==> build 94 <==
==> flow/design.v <==
module alu #(
    parameter INT_W  = 4,
    parameter FRAC_W = 6,
    parameter INST_W = 4,
    parameter DATA_W = INT_W + FRAC_W
)(
    input                     i_clk,
    input                     i_rst_n,
    input                     i_valid,
    input signed [DATA_W-1:0] i_data_a,
    input signed [DATA_W-1:0] i_data_b,
    input        [INST_W-1:0] i_inst,
    output                    o_valid,
    output       [DATA_W-1:0] o_data
);  
reg [DATA_W-1:0] o_data_w, o_data_r;
reg              o_valid_w, o_valid_r;
assign o_valid = o_valid_r;
assign o_data = o_data_r;
reg [9:0] o_data_t;  
wire signed [10:0] sum_temp;
assign sum_temp = {i_data_a[9],i_data_a} + {i_data_b[9],i_data_b};
wire signed [10:0] sub_temp;
assign sub_temp = {i_data_a[9],i_data_a} - {i_data_b[9],i_data_b};
wire signed [19:0] mult_temp;
wire signed [20:0] mult_rnd;
wire signed [14:0] mult_r;
assign mult_temp = i_data_a * i_data_b;
assign mult_rnd = $signed({mult_temp[19],mult_temp}) + $signed(21'd32);  
assign mult_r = mult_rnd[20:6];
wire signed [20:0] i_data_f;
wire signed [20:0] o_data_f;
wire signed [14:0] mult_f;
assign i_data_f = {{5{o_data_r[9]}},o_data_r,6'b0};
assign o_data_f = i_data_f + $signed({mult_temp[19],mult_temp}) + $signed(21'd32);
assign mult_f = o_data_f[20:6];
wire signed [10:0] tanh_pos;
wire signed [10:0] tanh_neg;
assign tanh_pos = ({i_data_a[9],i_data_a} + $signed(11'd33)) >>> 1;
assign tanh_neg = ({i_data_a[9],i_data_a} - $signed(11'd31)) >>> 1;
always@(*)begin
    o_data_t = 10'd0;
    case(i_inst)
        4'd0:begin  
            if (sum_temp > $signed(11'd511)) o_data_t = 10'b0111_1111_11;
            else if (sum_temp < $signed(-11'sd512)) o_data_t = 10'b1000_0000_00;
            else o_data_t = sum_temp[9:0];
        end
        4'd1:begin  
            if (sub_temp > $signed(11'd511)) o_data_t = 10'b0111_1111_11;
            else if (sub_temp < $signed(-11'sd512)) o_data_t = 10'b1000_0000_00;
            else o_data_t = sub_temp[9:0];
        end
        4'd2:begin  
            if (mult_r > $signed(15'd511)) o_data_t = 10'b0111_1111_11;
            else if (mult_r < $signed(-15'sd512)) o_data_t = 10'b1000_0000_00;
            else o_data_t = mult_r[9:0];
        end
        4'd3:begin  
            if (mult_f > $signed(15'd511)) o_data_t = 10'b0111_1111_11;
            else if (mult_f < $signed(-15'sd512)) o_data_t = 10'b1000_0000_00;
            else o_data_t = mult_f[9:0];
        end
        4'd4:begin  
            if(!i_data_a[9])begin
                if(i_data_a >= 10'b0001_1000_00) o_data_t = 10'b0001_0000_00;
                else if(i_data_a >= 10'b0000_1000_00) o_data_t = tanh_pos[9:0];
                else o_data_t = i_data_a;
            end
            else begin
                if(i_data_a >= 10'b1111_100000) o_data_t = i_data_a;
                else if(i_data_a >= 10'b1110_1000_00) o_data_t = tanh_neg[9:0];
                else o_data_t = 10'b1111_0000_00;
            end
        end
        4'd5:begin  
            o_data_t = i_data_a | (~i_data_b);
        end
        4'd6:begin  
            casez(i_data_a)
            10'b1???_????_??: o_data_t = 10'd0;
            10'b01??_????_??: o_data_t = 10'd1;
            10'b001?_????_??: o_data_t = 10'd2;
            10'b0001_????_??: o_data_t = 10'd3;
            10'b0000_1???_??: o_data_t = 10'd4;
            10'b0000_01??_??: o_data_t = 10'd5;
            10'b0000_001?_??: o_data_t = 10'd6;
            10'b0000_0001_??: o_data_t = 10'd7;
            10'b0000_0000_1?: o_data_t = 10'd8;
            10'b0000_0000_01: o_data_t = 10'd9;
            10'd0: o_data_t = 10'd10;
            endcase
        end
        4'd7:begin  
            casez(i_data_a)
            10'd0: o_data_t = 10'd0;
            10'b????_????_?1: o_data_t = 10'd0;
            10'b????_????_10: o_data_t = 10'd1;
            10'b????_???1_00: o_data_t = 10'd2;
            10'b????_??10_00: o_data_t = 10'd3;
            10'b????_?100_00: o_data_t = 10'd4;
            10'b????_1000_00: o_data_t = 10'd5;
            10'b???1_0000_00: o_data_t = 10'd6;
            10'b??10_0000_00: o_data_t = 10'd7;
            10'b?100_0000_00: o_data_t = 10'd8;
            10'b1000_0000_00: o_data_t = 10'd9;
            endcase
        end
        4'd8:begin  
            o_data_t = i_data_a[9] + i_data_a[8] +i_data_a[7] +i_data_a[6] +i_data_a[5] +i_data_a[4] +i_data_a[3] +i_data_a[2] +i_data_a[1] +i_data_a[0];
        end
        4'd9:begin  
            if(i_data_b == 10'd0) o_data_t = i_data_a;
            else if(i_data_b == 10'd1) o_data_t = {i_data_a[8:0],i_data_a[9]};
            else if(i_data_b == 10'd2) o_data_t = {i_data_a[7:0],i_data_a[9:8]};
            else if(i_data_b == 10'd3) o_data_t = {i_data_a[6:0],i_data_a[9:7]};
            else if(i_data_b == 10'd4) o_data_t = {i_data_a[5:0],i_data_a[9:6]};
            else if(i_data_b == 10'd5) o_data_t = {i_data_a[4:0],i_data_a[9:5]};
            else if(i_data_b == 10'd6) o_data_t = {i_data_a[3:0],i_data_a[9:4]};
            else if(i_data_b == 10'd7) o_data_t = {i_data_a[2:0],i_data_a[9:3]};
            else if(i_data_b == 10'd8) o_data_t = {i_data_a[1:0],i_data_a[9:2]};
            else   o_data_t = {i_data_a[0],i_data_a[9:1]};
        end
    endcase
end
always@(*) begin
    o_data_w = o_data_t;
    o_valid_w = (i_valid == 1'b1)? 1'b1:1'b0;
end
always@(posedge i_clk or negedge i_rst_n) begin
    if (!i_rst_n) begin
        o_data_r <= 'b0;
        o_valid_r <= 'b0;
    end 
    else begin
        if (i_valid) o_data_r <= o_data_w;
        o_valid_r <= o_valid_w;
    end
end
endmodule
==> flow/run.sh <==
#!/bin/bash
# the make line also repeats each setting of config.mk as NAME=value (left out here)
make -C /OpenROAD-flow-scripts/flow DESIGN_CONFIG=/design/flow/config.mk WORK_HOME=/design/flow/orfs CLKGATE_MAP_FILE= finish
==> flow/config.mk <==
export PLATFORM = sky130hd
export DESIGN_NAME = alu
export DESIGN_NICKNAME = alu
export VERILOG_FILES = /design/flow/design.v
export SDC_FILE = /design/flow/constraint.sdc
export NUM_CORES = 4
export LEC_CHECK = 0
export ABC_AREA = 1
export CAP_MARGIN = 5
export CELL_PAD_IN_SITES_GLOBAL_PLACEMENT = 1
export CORE_ASPECT_RATIO = 1.62
export CORE_MARGIN = 4
export CORE_UTILIZATION = 40
export CTS_CLUSTER_SIZE = 33
export GPL_ROUTABILITY_DRIVEN = 1
export PLACE_DENSITY_LB_ADDON = 0.16
export SLEW_MARGIN = 20
export TNS_END_PERCENT = 100
==> flow/constraint.sdc <==
create_clock -name core_clock -period 17.5 [get_ports {i_clk}]
set_input_delay 3.5000 -clock core_clock [delete_from_list [all_inputs] [get_ports {i_clk}]]
set_output_delay 3.5000 -clock core_clock [all_outputs]
set_load 0.01 [all_outputs]
==> trial 75: changes against build 94 <==
==> flow/config.mk (replaced) <==
export PLATFORM = sky130hd
export DESIGN_NAME = alu
export DESIGN_NICKNAME = alu
export VERILOG_FILES = /design/flow/design.v
export SDC_FILE = /design/flow/constraint.sdc
export NUM_CORES = 4
export LEC_CHECK = 0
export CAP_MARGIN = 20
export CORE_MARGIN = 2
export CORE_UTILIZATION = 66
export SLEW_MARGIN = 20
==> flow/constraint.sdc (replaced) <==
create_clock -name core_clock -period 9.77 [get_ports {i_clk}]
set_input_delay 1.9540 -clock core_clock [delete_from_list [all_inputs] [get_ports {i_clk}]]
set_output_delay 1.9540 -clock core_clock [all_outputs]
set_load 0.01 [all_outputs]
==> summary of the runs <==
In trial 75 the global-route usage is higher than in build 94, by 18 points.
Against build 94, the die size of trial 75 is lower by 46%.
Against trial 75, the sequential share of layout area of build 94 is lower by 0.076 points.
Count of clock-buffer cells in the layout is the same in trial 75 and build 94.
Of build 94 and trial 75, trial 75 has the higher worst hold slack (gap 0.054 ns).

* * *

==> inputs of v39 <==
// alu: RTL as listed in full above, without the edits since
export LEC_CHECK = 0
export CAP_MARGIN = 20
export CORE_MARGIN = 2
export CORE_UTILIZATION = 71
export CTS_CLUSTER_SIZE = 10
export PLACE_DENSITY_LB_ADDON = 0.24
export SETUP_SLACK_MARGIN = -0.76
export SLEW_MARGIN = 20
create_clock -name core_clock -period 7.9 [get_ports {i_clk}]
run.sh (not shown) runs the stock make flow with config.mk's settings and CLKGATE_MAP_FILE=.
==> v31: changes against v39 <==
--- a/flow/config.mk
+++ b/flow/config.mk
@@ -9,6 +9,4 @@
 export CORE_MARGIN = 2
-export CORE_UTILIZATION = 71
-export CTS_CLUSTER_SIZE = 10
-export PLACE_DENSITY_LB_ADDON = 0.24
-export SETUP_SLACK_MARGIN = -0.76
+export CORE_UTILIZATION = 65
 export SLEW_MARGIN = 20
+export TNS_END_PERCENT = 5
==> flow/constraint.sdc (replaced) <==
create_clock -name core_clock -period 8.69 [get_ports {i_clk}]
set_input_delay 1.7380 -clock core_clock [delete_from_list [all_inputs] [get_ports {i_clk}]]
set_output_delay 1.7380 -clock core_clock [all_outputs]
set_load 0.01 [all_outputs]
==> results <==
v39 never finished: it broke off in 5_1_grt with GRT-0116. v31 reached the layout checks and failed them: setup timing.
Against v39, the die size of v31 is larger by about 9%.
Synthesized cell count is the same in v39 and v31.
Synthesized area is the same in v39 and v31.

* * *

==> job 4607: inputs <==
Starts from the design.v that is shown in full above.
export LEC_CHECK = 0
export CAP_MARGIN = 20
export CORE_MARGIN = 2
export CORE_UTILIZATION = 40
export CTS_CLUSTER_SIZE = 66
export GPL_ROUTABILITY_DRIVEN = 1
export PLACE_DENSITY_LB_ADDON = 0.04
export SLEW_MARGIN = 20
create_clock -name core_clock -period 11.0 [get_ports {i_clk}]
==> job 9253 (differences from job 4607) <==
--- a/flow/config.mk
+++ b/flow/config.mk
@@ -9,6 +9,4 @@
 export CORE_MARGIN = 2
-export CORE_UTILIZATION = 40
-export CTS_CLUSTER_SIZE = 66
-export GPL_ROUTABILITY_DRIVEN = 1
-export PLACE_DENSITY_LB_ADDON = 0.04
+export CORE_UTILIZATION = 65
+export SETUP_SLACK_MARGIN = -0.76
 export SLEW_MARGIN = 20
==> flow/constraint.sdc (replaced) <==
create_clock -name core_clock -period 7.9 [get_ports {i_clk}]
set_input_delay 1.5800 -clock core_clock [delete_from_list [all_inputs] [get_ports {i_clk}]]
set_output_delay 1.5800 -clock core_clock [all_outputs]
set_load 0.01 [all_outputs]
==> results <==
Worst setup endpoint: job 9253 o_data_r[5]$_DFFE_PN0P_; job 4607 o_data_r[8]$_DFFE_PN0P_
Initial antenna violation count: job 9253 0; job 4607 1
Post-CTS resize count: job 9253 47; job 4607 0
Least-Margin Pin Slew: job 9253 1080 ps; job 4607 1125 ps
CP max-delay cell: job 9253 sky130_fd_sc_hd__fa_1; job 4607 sky130_fd_sc_hd__clkdlybuf4s50_1
Final Skew: job 9253 0.7024 ps; job 4607 3.467 ps
Hold Slack: job 9253 595.7 ps; job 4607 636.6 ps
Non-Filler Instances: job 9253 1,563; job 4607 1,484
Count of inserted tapcells: job 9253 176; job 4607 280
Post-route cell area: job 9253 11,240 um2; job 4607 9831 um2
Worst-case reg-to-reg path depth: job 9253 13; job 4607 11
Logic depth of the worst setup path including buffers: job 9253 28; job 4607 27
Final setup viols: job 9253 10; job 4607 0
Nonclk buf count: job 9253 263; job 4607 81
Endpoint arrival time on the critical path: job 9253 8650 ps; job 4607 10,550 ps
Critical path fanouts, max: job 9253 7; job 4607 9
Outcome: job 9253 finished with violations; job 4607 finished clean
Violated checks: job 9253 negative setup slack; job 4607 -
Share of the cycle needed by the critical path after routing: job 9253 108.1%; job 4607 95.27%
Total Die Area: job 9253 14,650 um2; job 4607 23,470 um2

* * *

==> indigo <==
Starts from the design.v that is shown in full above.
clock: 8.17 ns
lec_check: 0
cap_margin: 15
core_margin: 2
core_utilization: 65
cts_cluster_size: 40
gpl_timing_driven: 1
max_routing_layer: met5
slew_margin: 20
tns_end_percent: 50
==> pepper: changes against indigo <==
==> flow/config.mk (replaced) <==
export PLATFORM = sky130hd
export DESIGN_NAME = alu
export DESIGN_NICKNAME = alu
export VERILOG_FILES = /design/flow/design.v
export SDC_FILE = /design/flow/constraint.sdc
export NUM_CORES = 4
export LEC_CHECK = 0
export ABC_AREA = 1
export CAP_MARGIN = 20
export CORE_ASPECT_RATIO = 0.5
export CORE_MARGIN = 2
export CORE_UTILIZATION = 72
export CTS_CLUSTER_DIAMETER = 358
export CTS_CLUSTER_SIZE = 99
export PLACE_DENSITY = 0.42
export SLEW_MARGIN = 20
==> flow/constraint.sdc (replaced) <==
create_clock -name core_clock -period 2.71 [get_ports {i_clk}]
set_input_delay 0.5420 -clock core_clock [delete_from_list [all_inputs] [get_ports {i_clk}]]
set_output_delay 0.5420 -clock core_clock [all_outputs]
set_load 0.01 [all_outputs]
==> qor summary <==
metric                                                                               pepper                      indigo
Run status                                                                   did not finish  complete, but fails checks
Last stage reached                                                             3_5_place_dp                           -
Violated checks                                                                           -        negative setup slack
Share of Yosys cell area claimed by the top area cell type                            0.206                       0.223
Summed instance area of the synthesized netlist                                    9640 um2                    8900 um2
Synthesized net count                                                                 1,813                       1,396
Synthesized netlist cell count                                                        1,590                       1,173
Dominant cell by count in the synthesized netlist                                   nand2_1                       inv_1
Avg Inst Size Synth                                                                6.06 um2                    7.59 um2
Number of distinct library cells after synthesis                                         49                          92
Die H                                                                               85.8 um                      121 um
RePlAce Congestion                                                                     1.18                        1.12
Fraction of the mapped netlist area in compound gates                                 0.127                       0.244
Area of the die                                                                  14,400 um2                  14,700 um2
Sequential share of the synthesized area                                             0.0286                      0.0309
Multiplexer area fraction after synthesis                                                 0                      0.0191
Core outline area                                                                12,900 um2                  13,300 um2
FP Util                                                                               0.748                       0.670
Share of synthesized cell area in full adder, half adder and majority cells           0.332                       0.359
Chip area from the yosys synthesis statistics                                      9640 um2                    8900 um2

* * *

==> run a: inputs <==
Starts from the design.v that is shown in full above.
clock: 11.0 ns
lec_check: 0
cap_margin: 20
core_margin: 2
core_utilization: 40
cts_cluster_size: 66
gpl_routability_driven: 1
gpl_timing_driven: 0
hold_slack_margin: -0.05
place_density_lb_addon: 0.04
setup_slack_margin: 1.11
slew_margin: 20
==> inputs of run b, as changes to run a <==
- CAP_MARGIN: 20 -> 0
- CELL_PAD_IN_SITES_GLOBAL_PLACEMENT: unset -> 1
- CORE_ASPECT_RATIO: unset -> 1.37
- CORE_UTILIZATION: 40 -> 63
- CTS_CLUSTER_DIAMETER: unset -> 150
- CTS_CLUSTER_SIZE: 66 -> 99
- GPL_ROUTABILITY_DRIVEN: 1 -> 0
- GPL_TIMING_DRIVEN: 0 -> unset
- HOLD_SLACK_MARGIN: -0.05 -> 0.28
- PLACE_DENSITY_LB_ADDON: 0.04 -> unset
- SETUP_SLACK_MARGIN: 1.11 -> -1.08
- TNS_END_PERCENT: unset -> 15
==> inputs of run c, as changes to run a <==
- CORE_UTILIZATION: 40 -> 71
- CTS_CLUSTER_SIZE: 66 -> 10
- GPL_ROUTABILITY_DRIVEN: 1 -> unset
- GPL_TIMING_DRIVEN: 0 -> unset
- HOLD_SLACK_MARGIN: -0.05 -> unset
- PLACE_DENSITY_LB_ADDON: 0.04 -> 0.24
- SETUP_SLACK_MARGIN: 1.11 -> unset
- TNS_END_PERCENT: unset -> 5
==> flow/constraint.sdc (replaced) <==
create_clock -name core_clock -period 8.69 [get_ports {i_clk}]
set_input_delay 1.7380 -clock core_clock [delete_from_list [all_inputs] [get_ports {i_clk}]]
set_output_delay 1.7380 -clock core_clock [all_outputs]
set_load 0.01 [all_outputs]
==> flow_summary.yaml <==
# flow metrics
setup_path:
  r2r_cells: 11
  crit_cells: 30
layout:
  ff_count: 11
  area_growth_syn_to_layout_pct: 17.0
  nonClockInverterCount: 166
  buffers: 118
clock_network:
  cts_resized: 136
  postCtsSetupRepairBufs: 11
  cts_tree: "yes"
detailed_routing:
  num_vias: 9242
  firstDrtPassIters: 5
  drt_iter0_markers: 940
  antenna_cells_inserted: 0
global_routing:
  grt_use_met3: 0.0258
  grt_antenna_before_repair: 0
  grt_max_degree: 13
timing:
  setup_tns_ns: 0
run_status:
  status: "no timing/DRC/antenna violations"
[end of results for run a]
==> flow_summary.yaml <==
# flow metrics
run_status:
  status: "no timing/DRC/antenna violations"
clock_network:
  cts_resized: 0
  postCtsSetupRepairBufs: 0
  cts_tree: "yes"
global_routing:
  grt_antenna_before_repair: 0
  grt_max_degree: 28
timing:
  setup_tns_ns: 0
detailed_routing:
  firstDrtPassIters: 7
  num_vias: 9170
  antenna_cells_inserted: 0
setup_path:
  crit_cells: 29
  r2r_cells: 10
layout:
  ff_count: 11
  area_growth_syn_to_layout_pct: 7.60
logic_synthesis:
  synthAoiAreaFrac: 0.244
[end of results for run b]
==> flow_summary.yaml <==
# flow metrics
run_status:
  error: "[ERROR GRT-0116] Global routing finished with congestion. Check the congestion regions in the DRC Viewer."
  stop_stage: "global routing"
  status: "aborted with a tool error"
clock_network:
  max-clock-path-buffers: 2
  cts_resized: 93
  postCtsSetupRepairBufs: 17
placed_design:
  gp_congestion: 1.06
  placedCellCount: 1527
global_routing:
  gr-usage-met2: 0.934
  grt_use_met3: 0.647
logic_synthesis:
  topCombFamilyByArea: "adder cells"
die:
  die_area_mm2: 0.0135
  core_area_mm2: 0.0121
[end of results for run c]
